==> flow/design.v (excerpt) <==
module dma_controller(
    input wire clk,
    input wire reset,
    input wire trigger,
    input wire [4:0] length,
    input wire [31:0] source_address,
    input wire [31:0] destination_add,
    input wire ARREADY,
    input wire [31:0] RDATA,
    input wire RVALID,
    input wire AWREADY,
    input wire WREADY,
    input wire BVALID,
    output reg done,
    output reg [31:0] ARADDR,
    output reg ARVALID,
    output reg RREADY,
    output reg [31:0] AWADDR,
    output reg AWVALID,
    output reg [31:0] WDATA,
    output reg WVALID,
    output reg BREADY
);
    localparam READ_IDLE = 2'b00;
    localparam READ_INIT = 2'b01;
    localparam READ_WAIT = 2'b10;
    localparam READ_DATA = 2'b11;
    localparam WRITE_IDLE = 3'b000;
    localparam WRITE_WAIT = 3'b001;
    localparam WRITE_DATA = 3'b010;
    localparam WRITE_AW_HANDSHAKE = 3'b011;
    localparam WRITE_W_HANDSHAKE = 3'b100;
    localparam WRITE_RESP = 3'b101;
    localparam WRITE_STALL = 3'b110;
    reg [1:0] read_state;
    reg [2:0] write_state;
    reg [4:0] read_count, write_count;
    reg [31:0] current_read_addr, current_write_addr;
    reg [2:0] xfer_words;    
    reg fifo_write_en, fifo_read_en;
    wire fifo_full, fifo_empty;
    wire [31:0] fifo_read_data;
    reg [31:0] fifo_write_data;
    wire read_done, write_done;
    sync_fifo fifo (
        .clk(clk),
        .reset(reset),
        .FIFO_RD_EN(fifo_read_en),
        .FIFO_WR_EN(fifo_write_en),
        .write_data(fifo_write_data),
        .read_data(fifo_read_data),
        .FIFO_FULL(fifo_full),
        .FIFO_EMPTY(fifo_empty)
    );
    assign read_done = (read_count == xfer_words) && !(xfer_words == 0);
    assign write_done = (write_count == xfer_words) && !(xfer_words == 0);
    always @(posedge clk or posedge reset) begin
        if (reset) begin
  ...
For scale: roughly 2200 cells after synthesis, about 780 flip-flops, ~210 I/O pins, roughly 31000 sq um of cells after synthesis.
export LEC_CHECK = 0
export CAP_MARGIN = 10
export CORE_MARGIN = 2
export CORE_UTILIZATION = 72
export CTS_CLUSTER_DIAMETER = 28
export CTS_CLUSTER_SIZE = 25
export SLEW_MARGIN = 20
create_clock -name core_clock -period 2.16 [get_ports {clk}]
run.sh (not shown) runs the stock make flow with config.mk's settings and CLKGATE_MAP_FILE=.
The baseline stopped in 5_1_grt.
Next try:
- CAP_MARGIN: 10 -> 20
- CORE_UTILIZATION: 72 -> 65
- CTS_CLUSTER_DIAMETER: 28 -> default
- CTS_CLUSTER_SIZE: 25 -> default
- clock period: 2.16 -> 1.99 ns (I/O delays scaled with it)
What happened: With this change the flow ran to the end with violations: negative setup slack. Die area rose by roughly a tenth. Area after synthesis does not change. Synthesized cell count does not change.
Next try:
- CAP_MARGIN: 20 -> 10
- CORE_UTILIZATION: 65 -> 72
- CTS_CLUSTER_SIZE: default -> 15
Outcome: The changed run ended with an error in 5_1_grt, error DPL-0033. Die size decreases by roughly a tenth. Synthesized area does not change. Synthesized cell count stays the same.
Next try:
- CTS_CLUSTER_DIAMETER: default -> 386
- SETUP_SLACK_MARGIN: default -> -0.19
- clock period: 1.99 -> 1.8 ns (I/O delays scaled with it)
Effect: This time the run finished with negative setup slack left; area after synthesis stays the same; die size does not change; synthesized cell count is unchanged.

dma_controller again, from the RTL that the note above started with.
make LEC_CHECK=0 CAP_MARGIN=15 CORE_MARGIN=2 CORE_UTILIZATION=71 CTS_CLUSTER_SIZE=41 HOLD_SLACK_MARGIN=-0.1 MAX_ROUTING_LAYER=met4 PLACE_DENSITY=0.66 SLEW_MARGIN=20 finish   # period 3.24 ns
Change:
--- a/flow/config.mk
+++ b/flow/config.mk
@@ -8 +8 @@
-export CAP_MARGIN = 15
+export CAP_MARGIN = 20
@@ -10,5 +10 @@
-export CORE_UTILIZATION = 71
-export CTS_CLUSTER_SIZE = 41
-export HOLD_SLACK_MARGIN = -0.1
-export MAX_ROUTING_LAYER = met4
-export PLACE_DENSITY = 0.66
+export CORE_UTILIZATION = 69
==> flow/constraint.sdc (replaced) <==
create_clock -name core_clock -period 2.47 [get_ports {clk}]
set_input_delay 0.4940 -clock core_clock [delete_from_list [all_inputs] [get_ports {clk}]]
set_output_delay 0.4940 -clock core_clock [all_outputs]
set_load 0.01 [all_outputs]
Total power climbs by a quarter to a third. Critical path depth drops by 1. Sequential share of layout area drops by 1.2 points. Register-to-register slack loses 0.37 ns. Hold slack loses 0.025 ns. Clock-buffer cell count climbs by 6. Core utilization drops by 0.78 points. Design area climbs slightly. Maximum frequency climbs by about a fifth. Die area climbs by a few percent. Synthesized cell count is unchanged.
Change:
--- a/flow/config.mk
+++ b/flow/config.mk
@@ -10 +10 @@
-export CORE_UTILIZATION = 69
+export CORE_UTILIZATION = 12
==> flow/constraint.sdc (replaced) <==
create_clock -name core_clock -period 4.02 [get_ports {clk}]
set_input_delay 0.8040 -clock core_clock [delete_from_list [all_inputs] [get_ports {clk}]]
set_output_delay 0.8040 -clock core_clock [all_outputs]
set_load 0.01 [all_outputs]
Result: Final area rises by 7.9%; worst setup slack improved by 0.89 ns; wire length rises by about 16%; hold slack got worse by 0.012 ns; synthesized cell count stays the same; clock power falls by 33%; synthesized area stays the same.
Change:
--- a/flow/config.mk
+++ b/flow/config.mk
@@ -10 +10 @@
-export CORE_UTILIZATION = 12
+export CORE_UTILIZATION = 40
==> flow/constraint.sdc (replaced) <==
create_clock -name core_clock -period 2.9 [get_ports {clk}]
set_input_delay 0.5800 -clock core_clock [delete_from_list [all_inputs] [get_ports {clk}]]
set_output_delay 0.5800 -clock core_clock [all_outputs]
set_load 0.01 [all_outputs]
=> Synthesized cell count is unchanged; global-route usage rose by 14 points; final cell count fell by 39%; sequential share of layout area rose by 3.7 points; core utilization rose by 33 points; critical path depth stays the same; power rose by 39%.

Setup of v47:
The RTL this note starts from:
==> flow/design.v <==
module sync_fifo (
    input  wire        clk,
    input  wire        reset,
    input  wire        FIFO_WR_EN,
    input  wire        FIFO_RD_EN,
    input  wire [31:0] write_data,
    output reg  [31:0] read_data,
    output wire        FIFO_FULL,
    output wire        FIFO_EMPTY
);
    localparam DEPTH      = 16;
    localparam ADDR_WIDTH = 4;            
    localparam PTR_WIDTH  = ADDR_WIDTH + 1;  
    reg [31:0] mem [0:DEPTH-1];
    reg [PTR_WIDTH-1:0] wr_ptr;    
    reg [PTR_WIDTH-1:0] rd_ptr;
    wire [ADDR_WIDTH-1:0] wr_addr = wr_ptr[ADDR_WIDTH-1:0];
    wire [ADDR_WIDTH-1:0] rd_addr = rd_ptr[ADDR_WIDTH-1:0];
    assign FIFO_EMPTY = (wr_ptr == rd_ptr);
    assign FIFO_FULL =
        (wr_addr == rd_addr) && (wr_ptr[PTR_WIDTH-1] != rd_ptr[PTR_WIDTH-1]);
    always @(posedge clk or posedge reset) begin
        if (reset) begin
            wr_ptr <= 0;
        end else begin
            if (FIFO_WR_EN && !FIFO_FULL) begin
                mem[wr_addr] <= write_data;
                wr_ptr <= wr_ptr + 1;        
            end
        end
    end
    always @(posedge clk or posedge reset) begin
        if (reset) begin
            rd_ptr <= 0;
            read_data <= 0;
        end else begin
            if (FIFO_RD_EN && !FIFO_EMPTY) begin
                read_data <= mem[rd_addr];
                rd_ptr <= rd_ptr + 1;        
            end
        end
    end
endmodule
`timescale 1ns / 1ps
module dma_controller(
    input wire clk,
    input wire reset,
    input wire trigger,
    input wire [4:0] length,
    input wire [31:0] source_address,
    input wire [31:0] destination_add,
    input wire ARREADY,
    input wire [31:0] RDATA,
    input wire RVALID,
    input wire AWREADY,
    input wire WREADY,
    input wire BVALID,
    output reg done,
    output reg [31:0] ARADDR,
    output reg ARVALID,
    output reg RREADY,
    output reg [31:0] AWADDR,
    output reg AWVALID,
    output reg [31:0] WDATA,
    output reg WVALID,
    output reg BREADY
);
    localparam READ_IDLE = 2'b00;
    localparam READ_INIT = 2'b01;
    localparam READ_WAIT = 2'b10;
    localparam READ_DATA = 2'b11;
    localparam WRITE_IDLE = 3'b000;
    localparam WRITE_WAIT = 3'b001;
    localparam WRITE_DATA = 3'b010;
    localparam WRITE_AW_HANDSHAKE = 3'b011;
    localparam WRITE_W_HANDSHAKE = 3'b100;
    localparam WRITE_RESP = 3'b101;
    localparam WRITE_STALL = 3'b110;
    reg [1:0] read_state;
    reg [2:0] write_state;
    reg [4:0] read_count, write_count;
    reg [31:0] current_read_addr, current_write_addr;
    reg [2:0] xfer_words;    
    reg fifo_write_en, fifo_read_en;
    wire fifo_full, fifo_empty;
    wire [31:0] fifo_read_data;
    reg [31:0] fifo_write_data;
    wire read_done, write_done;
    sync_fifo fifo (
        .clk(clk),
        .reset(reset),
        .FIFO_RD_EN(fifo_read_en),
        .FIFO_WR_EN(fifo_write_en),
        .write_data(fifo_write_data),
        .read_data(fifo_read_data),
        .FIFO_FULL(fifo_full),
        .FIFO_EMPTY(fifo_empty)
    );
    assign read_done = (read_count == xfer_words) && !(xfer_words == 0);
    assign write_done = (write_count == xfer_words) && !(xfer_words == 0);
    always @(posedge clk or posedge reset) begin
        if (reset) begin
            done <= 0;
        end
        else if (read_state == READ_IDLE && trigger) begin
            done <= 0;
        end
        else begin
            done <= read_done && write_done;
        end
    end    
    always @(posedge clk or posedge reset) begin
        if (reset) begin
            read_state <= READ_IDLE;
            read_count <= 0;
            xfer_words <= 0;
            ARADDR <= 0;
            ARVALID <= 0;
            RREADY <= 1;
            fifo_write_en <= 0;
        end else begin
            case (read_state)
                READ_IDLE: begin
                    ARADDR <= 0;
                    ARVALID <= 0;
                    if (trigger) begin
                        read_count <= 0;
                        xfer_words <= length[4:2];
                        current_read_addr <= source_address;
                        read_state <= READ_INIT;
                    end    
                end
                READ_INIT: begin
                    fifo_write_en <= 0;
                    if (read_count == xfer_words) begin    
                        read_state <= READ_IDLE;
                    end
                    else if (!fifo_full) begin
                        ARADDR <= current_read_addr;
                        ARVALID <= 1;
                        read_state <= READ_WAIT;
                    end
                end
                READ_WAIT: begin
                    if (ARREADY && ARVALID) begin
                        ARVALID <= 0;
                        read_state <= READ_DATA;
                    end
                end
                READ_DATA: begin
                    if (RVALID && RREADY) begin
                        fifo_write_en <= 1;
                        fifo_write_data <= RDATA;
                        read_count <= read_count + 1;
                        current_read_addr <= current_read_addr + 4;                 
                        read_state <= READ_INIT;
                    end    
                end                      
                default: read_state <= READ_IDLE;
            endcase
        end
    end
    always @(posedge clk or posedge reset) begin
        if (reset) begin
            write_state <= WRITE_IDLE;
            write_count <= 0;
            AWADDR <= 32'b0;            
            WDATA <= 32'b0;            
            AWVALID <= 0;
            WVALID <= 0;
            BREADY <= 1;
            fifo_read_en <= 0;
        end 
        else begin
            case (write_state)
                WRITE_IDLE: begin
                    AWADDR <= 32'b0;
                    WDATA <= 32'b0;
                    AWVALID <= 0;
                    WVALID <= 0;
                    if(!fifo_empty) begin
                        write_count <= 0;
                        current_write_addr <= destination_add;
                        fifo_read_en <= 1;
                        write_state <= WRITE_WAIT;
                    end
                    else if (trigger && read_state == READ_IDLE) begin
                        write_count <= 0;
                    end
                end
                WRITE_WAIT: begin
                    fifo_read_en <= 0;
                    if (write_count == xfer_words) begin   
                        write_state <= WRITE_IDLE;
                    end    
                    else begin
                        write_state <= WRITE_DATA;
                    end
                end
                WRITE_DATA: begin
                        AWADDR <= current_write_addr;
                        AWVALID <= 1;
                        WDATA <= fifo_read_data;
                        WVALID <= 1;
                        write_state <= WRITE_AW_HANDSHAKE;
                end
                WRITE_AW_HANDSHAKE: begin
                    if(AWVALID && AWREADY) begin
                        AWVALID <= 0;
                        write_state <= WRITE_W_HANDSHAKE;
                    end
                end
                WRITE_W_HANDSHAKE: begin
                    if(WVALID && WREADY) begin
                        WVALID <= 0;
                        write_state <= WRITE_RESP;
                    end
                end
                WRITE_RESP: begin
                    if(BVALID && BREADY) begin
                        write_count <= write_count + 1;
                        current_write_addr <= current_write_addr + 4;
                        if (!fifo_empty) begin
                            fifo_read_en <= 1;
                            write_state <= WRITE_WAIT;
                        end
                        else begin
                            write_state <= WRITE_STALL;
                        end
                    end
                end
                WRITE_STALL: begin
                    if (write_count == xfer_words) begin
                        write_state <= WRITE_IDLE;
                    end
                    else if (!fifo_empty) begin
                        fifo_read_en <= 1;
                        write_state <= WRITE_WAIT;
                    end
                end
                default: write_state <= WRITE_WAIT;
            endcase 
        end
    end
endmodule  
==> flow/config.mk <==
export PLATFORM = sky130hd
export DESIGN_NAME = dma_controller
export DESIGN_NICKNAME = dma_controller
export VERILOG_FILES = /design/flow/design.v
export SDC_FILE = /design/flow/constraint.sdc
export NUM_CORES = 4
export LEC_CHECK = 0
export CAP_MARGIN = 20
export CELL_PAD_IN_SITES_DETAIL_PLACEMENT = 1
export CORE_ASPECT_RATIO = 1.74
export CORE_MARGIN = 10
export CORE_UTILIZATION = 61
export CTS_CLUSTER_DIAMETER = 184
export GPL_ROUTABILITY_DRIVEN = 0
export MAX_ROUTING_LAYER = met4
export SLEW_MARGIN = 15
export TNS_END_PERCENT = 40
==> flow/constraint.sdc <==
create_clock -name core_clock -period 3.2 [get_ports {clk}]
set_input_delay 0.6400 -clock core_clock [delete_from_list [all_inputs] [get_ports {clk}]]
set_output_delay 0.6400 -clock core_clock [all_outputs]
set_load 0.01 [all_outputs]
v47 ran to completion and came out clean on the timing, DRC and antenna checks.
The following lists how v22 was set up differently from v47:
Settings: changing TNS_END_PERCENT from 40 to 70; removing CTS_CLUSTER_DIAMETER (formerly 184); changing SLEW_MARGIN from 15 to 35; removing GPL_ROUTABILITY_DRIVEN (formerly 0); changing CORE_UTILIZATION from 61 to 15; removing CELL_PAD_IN_SITES_DETAIL_PLACEMENT (formerly 1); setting PLACE_DENSITY_LB_ADDON to 0.12 for the first time; removing CORE_ASPECT_RATIO (formerly 1.74); setting CELL_PAD_IN_SITES_GLOBAL_PLACEMENT to 2 for the first time; changing the clock period (ns, I/O delays scaled along) from 3.2 to 4.0.
--- outcome ---
Taking v47 as the reference point, the final cell count of v22 rises by about 70%. v22 finished every stage and its layout cleared the timing, DRC and antenna checks. In v22, the combinational cell fraction of total power came out 2.4 points below the value in v47. Relative to v47, critical path depth decreased by 1 in v22. [v22 vs v47] area growth from synthesis to layout: higher in v22. Compared with v47, in v22 area after synthesis level, overall power moved down. Cmp v47 and v22 / buffers plus inverters on the worst setup path / lower: v22. Re final standard cell utilization of the core: v47 and v22 aren't equal, and the higher value belongs to v47.
#### Input delta (v13 over v22)
Settings: removing MAX_ROUTING_LAYER (formerly met4); removing TNS_END_PERCENT (formerly 70); changing CORE_MARGIN from 10 to 2; changing SLEW_MARGIN from 35 to 20; removing PLACE_DENSITY_LB_ADDON (formerly 0.12); changing CORE_UTILIZATION from 15 to 44; removing CELL_PAD_IN_SITES_GLOBAL_PLACEMENT (formerly 2); changing the clock period (ns, I/O delays scaled along) from 4.0 to 2.52.
### Flow results
Total power of v13 is higher than that of v22. Number of buffers created by CTS (v13 vs. v22) decreases by more than 10%. v13 against v22: total length of routed wires decreased by about 28% relative to the old numbers; number of core rows decreased by 42% relative to the old numbers. In the flow results for v13 and v22, the total instance count after detailed placement is larger on v22. For v13, the path class of the lowest-slack min-delay path was primary input to flop, unlike v22, where it was flop to flop. Between v13 and v22, it is v13 whose minimum setup slack after placement is lower, by 0.66 ns. From v13 to v22, sequential cell count did not move at all.
Power and IR drop assume default switching activity.
